Setup of build 59:
==> flow/design.v (excerpt) <==
module testSlave(input clk, input reset,
    input  S_AXI_RREADY,
    output S_AXI_RVALID,
    output[5:0] S_AXI_RID,
    output[31:0] S_AXI_RDATA,
    output[1:0] S_AXI_RRESP,
    output S_AXI_RLAST,
    output S_AXI_ARREADY,
    input  S_AXI_ARVALID,
    input [5:0] S_AXI_ARID,
    input [5:0] S_AXI_ARADDR,
    input [7:0] S_AXI_ARLEN,
    input [2:0] S_AXI_ARSIZE,
    input [1:0] S_AXI_ARBURST,
    output S_AXI_WREADY,
    input  S_AXI_WVALID,
    input [31:0] S_AXI_WDATA,
    input [3:0] S_AXI_WSTRB,
    input  S_AXI_WLAST,
    output S_AXI_AWREADY,
    input  S_AXI_AWVALID,
    input [5:0] S_AXI_AWID,
    input [5:0] S_AXI_AWADDR,
    input [7:0] S_AXI_AWLEN,
    input [2:0] S_AXI_AWSIZE,
    input [1:0] S_AXI_AWBURST,
    input  S_AXI_BREADY,
    output S_AXI_BVALID,
    output[5:0] S_AXI_BID,
    output[1:0] S_AXI_BRESP
);
For scale: about 2,000 cells after synthesis, roughly 600 flip-flops, about 150 I/O pins.
Settings: LEC_CHECK=0, CAP_MARGIN=5, CORE_MARGIN=2, CORE_UTILIZATION=72, CTS_CLUSTER_SIZE=41, PLACE_DENSITY=0.65, SETUP_SLACK_MARGIN=0.4, SLEW_MARGIN=20; clock period 1.82 ns.
run.sh (not shown) runs the stock make flow with config.mk's settings and CLKGATE_MAP_FILE=.
In build 59 the implementation completed, yet the final layout does not meet the checks, the culprit being setup timing.
### build 59 -> build 74
Settings: PLACE_DENSITY: 0.65 -> unset; CTS_CLUSTER_SIZE: 41 -> 37; the clock period (ns, I/O delays scaled along): 1.82 -> 2.39.
Notes after the runs:
- To summarise build 74: no stage aborted, but the layout did not pass its checks, failing on setup timing.
- Build 59: complete, dirty (setup timing)
- NOTE number of global-route vias before repair build 59->build 74 decreased slightly
- In the route summary, build 74 ends up with a via count exceeding that of build 59.
- Build 74 ended up with axi_awaddr[2] as its startpoint of the most critical setup path; build 59 ended up with axi_awaddr[3].
- Build 74 vs build 59, worst hold margin went up by 0.19 ns.
- For maximum frequency, build 74 and build 59 come out practically identical.
Modified inputs, build 30 compared to build 74
Settings: putting PLACE_DENSITY at 0.65 where nothing was set; swapping 37 for 41 in CTS_CLUSTER_SIZE; putting CTS_CLUSTER_DIAMETER at 58 where nothing was set; swapping 0.4 for -0.2 in SETUP_SLACK_MARGIN; swapping 2.39 for 2.26 in the clock period (ns, I/O delays scaled along).
Results
- Status build 30: flow complete, layout not clean - setup timing
- Diff build 74 -> build 30: total power lower, hold slack lost 0.032 ns.
- Compared with build 74, build 30 improves shortest period the worst path allows.
- Cmp build 74 and build 30 / clock buffer instance count of the final layout / lower: build 30
Inputs modified between build 30 and build 76:
Settings: swapping 72 for 40 in CORE_UTILIZATION; swapping 5 for 20 in CAP_MARGIN; clearing CTS_CLUSTER_DIAMETER, which used to be 58; clearing CTS_CLUSTER_SIZE, which used to be 41; swapping 0.65 for 0.6 in PLACE_DENSITY; clearing SETUP_SLACK_MARGIN, which used to be -0.2; swapping 2.26 for 3.6 in the clock period (ns, I/O delays scaled along).
Notes after the runs:
For the final worst setup slack, build 76 came in 0.76 ns higher than build 30 did.
Overall die area on build 76 is up relative to build 30.
Build 76 vs build 30, register clock-pin slew on the reported worst setup and hold paths went down by 0.03 ns.
Cmp build 76 and build 30 / routed wire length on met3 / lower: build 76
Between build 30 and build 76, the flow reports design area decreasing slightly.
Hold slack sits higher in build 76 than in build 30.
Build 76 reached the end of the flow, and the finished layout is clean on the timing, design-rule and antenna checks.
| sequential cell fraction of total power | build 76 vs build 30 | 3.0 points lower |

========
testSlave again, from the RTL that the note above started with.
Settings: LEC_CHECK=0, CAP_MARGIN=40, CORE_MARGIN=2, CORE_UTILIZATION=72, CTS_CLUSTER_SIZE=37, PLACE_DENSITY=0.35, SETUP_SLACK_MARGIN=0.4, SLEW_MARGIN=20; clock period 1.67 ns.
The baseline died in global routing (5_1_grt).
==> next run, changes <==
- CAP_MARGIN: 40 -> 20
- CORE_UTILIZATION: 72 -> 65
- CTS_CLUSTER_SIZE: 37 -> unset
- PLACE_DENSITY: 0.35 -> unset
- clock period: 1.67 -> 2.39 ns (I/O delays scaled with it)
Result: This time the run passed the timing, design-rule and antenna checks; die area goes up by 11%; synthesized area is unchanged; synthesized cell count does not change.
==> next run, changes <==
- PLACE_DENSITY: unset -> 0.6
- SETUP_SLACK_MARGIN: 0.4 -> unset
- clock period: 2.39 -> 1.67 ns (I/O delays scaled with it)
After rerunning: The new run finished but failed the layout checks on negative setup slack; hold slack is worse by 43 ps; register-to-register slack loses 680 ps; core utilization falls by 0.15 points; total power rises by 42%; cell area stays flat; via count came out higher by 0.69%; non-clock buffer count rose by 14; worst setup slack gets worse by 680 ps; area after synthesis is unchanged; clock skew fell by 3.5 ps; routed wire length goes up by 0.71%.
==> next run, changes <==
- CORE_UTILIZATION: 65 -> 40
- clock period: 1.67 -> 2.87 ns (I/O delays scaled with it)
With this change the flow went through all stages and came out clean.
Sequential power shrinks by 42%.
Final area decreases by 7.4%.
Cell count is higher by 5.1%.
Fmax falls by 11%.
==> next run, changes <==
- CORE_UTILIZATION: 40 -> 58
- PLACE_DENSITY: 0.6 -> unset
- SETUP_SLACK_MARGIN: unset -> 0.6
- clock period: 2.87 -> 3.32 ns (I/O delays scaled with it)
Wire length grows by 1.2%.
Hold slack loses 55 ps.
Power shrinks by about 12%.
Die area shrinks by about 30%.
Synthesized area does not change.
Flip-flop count does not change.
Register-to-register slack gains 420 ps.
Via count grows by 2.5%.
Final area shrinks by about 1.1%.
Synthesized cell count does not change.
==> next run, changes <==
- CORE_UTILIZATION: 58 -> 48
- PLACE_DENSITY: unset -> 0.6
- SETUP_SLACK_MARGIN: 0.6 -> unset
- clock period: 3.32 -> 3.01 ns (I/O delays scaled with it)
=> Via count went down by 1.9%. Flip-flop count does not change. Count of clock-buffer cells in the layout went up by 12. Non-clock buffer count went up by 18. Fmax went down by 1.8%. Synthesized area is unchanged.
Power is estimated from default activity; no workload was simulated.
